== exp/ember ==
Design IOTDF, start of the top module:
module IOTDF( clk, rst, in_en, iot_in, fn_sel, busy, valid, iot_out);
        input          clk;
        input          rst;
        input          in_en;
        input  [7:0]   iot_in;
        input  [2:0]   fn_sel;
        output         busy;
        output         valid;
        output [127:0] iot_out;
        wire [3:0] cnt_cycle;
        wire [2:0] cnt_data;
        wire out_en;
        wire f1_en, f2_en, f3_en, f4_en, f5_en, f6_en, f7_en;
        ctrl ctrl0(.clk(clk),
                   .rst(rst),
                   .in_en(in_en),
                   .fn_sel(fn_sel),
                   .out_en(out_en),
                   .busy(busy),
                   .valid(valid),
                   .cnt_cycle(cnt_cycle),
                   .cnt_data(cnt_data)
                   );
        proc proc0(.clk(clk),
                   .f1_en(f1_en),
                   .f2_en(f2_en),
                   .f3_en(f3_en),
                   .f4_en(f4_en),
                   .f5_en(f5_en),
                   .f6_en(f6_en),
                   .f7_en(f7_en),
                   .rst(rst),
                   .valid(valid),
                   .in_en(in_en),
                   .iot_in(iot_in),
                   .fn_sel(fn_sel),
                   .cnt_cycle(cnt_cycle),
  ...
For scale: ~14,000 cells after synthesis, about 1,200 flip-flops, ~91,000 µm² of cells after synthesis.
Settings: LEC_CHECK=0, ABC_AREA=1, CAP_MARGIN=20, CELL_PAD_IN_SITES_DETAIL_PLACEMENT=2, CELL_PAD_IN_SITES_GLOBAL_PLACEMENT=1, CORE_ASPECT_RATIO=1.04, CORE_MARGIN=8, CORE_UTILIZATION=23, CTS_CLUSTER_DIAMETER=329, CTS_CLUSTER_SIZE=66, GPL_ROUTABILITY_DRIVEN=1, GPL_TIMING_DRIVEN=1, MAX_ROUTING_LAYER=met4, MIN_ROUTING_LAYER=met1, PLACE_DENSITY=0.81, SETUP_SLACK_MARGIN=2.42, SLEW_MARGIN=5; clock period 8.08 ns.
run.sh (not shown) runs the stock make flow with config.mk's settings and CLKGATE_MAP_FILE=.
What ended exp/ember was a tool error in 5_1_grt; the run never finished.
Input-level comparison between exp/indigo and exp/ember:
==> flow/config.mk <==
export PLATFORM = sky130hd
export DESIGN_NAME = IOTDF
export DESIGN_NICKNAME = IOTDF
export VERILOG_FILES = /design/flow/design.v
export SDC_FILE = /design/flow/constraint.sdc
export NUM_CORES = 4
export LEC_CHECK = 0
export CAP_MARGIN = 20
export CORE_MARGIN = 2
export CORE_UTILIZATION = 70
export CTS_CLUSTER_SIZE = 49
export PLACE_DENSITY_LB_ADDON = 0.0
export SLEW_MARGIN = 20
==> flow/constraint.sdc <==
create_clock -name core_clock -period 5.89 [get_ports {clk}]
set_input_delay 1.1780 -clock core_clock [delete_from_list [all_inputs] [get_ports {clk}]]
set_output_delay 1.1780 -clock core_clock [all_outputs]
set_load 0.01 [all_outputs]
### Flow results
- exp/indigo never completed, since it errored out during 5_1_grt.
- Cmp exp/indigo and exp/ember / area after synthesis / higher: exp/ember
- Between exp/indigo and exp/ember, area of the chip is lower for exp/indigo, exp/ember comes in above that.
- Of exp/indigo and exp/ember, it is exp/indigo that has the lower routability congestion estimate from global placement.
- Changes observed in exp/indigo relative to exp/ember: fraction of the yosys area taken by sequential cells picked up an extra 4.3 points, yosys-reported design area after synthesis decreased by about 12% relative to the old numbers.
- exp/indigo gives more area share of and-or/or-and cells after synthesis than exp/ember did.
- Post-synthesis cell count from yosys, exp/indigo vs exp/ember: down by more than a quarter
- TritonCTS sink count came out exactly the same in exp/indigo and exp/ember.
- Fraction of synthesized cell area in xor and xnor cells on exp/indigo is up relative to exp/ember.
- Changes observed in exp/indigo relative to exp/ember: adder and majority cell fraction of the synthesized area +1.9 points; core utilization at floorplan higher.
> inputs changed (exp/indigo -> exp/lagoon)
--- a/flow/config.mk
+++ b/flow/config.mk
@@ -9,5 +9,3 @@
 export CORE_MARGIN = 2
-export CORE_UTILIZATION = 70
-export CTS_CLUSTER_SIZE = 49
-export PLACE_DENSITY_LB_ADDON = 0.0
+export CORE_UTILIZATION = 58
 export SLEW_MARGIN = 20
==> flow/constraint.sdc <==
create_clock -name core_clock -period 5.18 [get_ports {clk}]
set_input_delay 1.0360 -clock core_clock [delete_from_list [all_inputs] [get_ports {clk}]]
set_output_delay 1.0360 -clock core_clock [all_outputs]
set_load 0.01 [all_outputs]
Findings:
- Any difference in synthesized cell count between exp/lagoon and exp/indigo is small enough to ignore.
- Synthesized area came out exactly the same in exp/lagoon and exp/indigo.
- The layout from exp/lagoon, despite a flow that completed every stage, fails the layout checks, with the failing checks listed as setup timing.
- Of exp/lagoon and exp/indigo, the higher placed standard-cell area belongs to exp/lagoon.
- From exp/indigo to exp/lagoon the numbers moved as follows: setup slack at placement has decreased; starting density of the core has decreased; async set-or-reset flop fraction in the synthesized netlist has remained practically unchanged.
- exp/lagoon vs. exp/indigo: number of cell rows went up by 9.7%.
- exp/lagoon falls short of exp/indigo in die size.
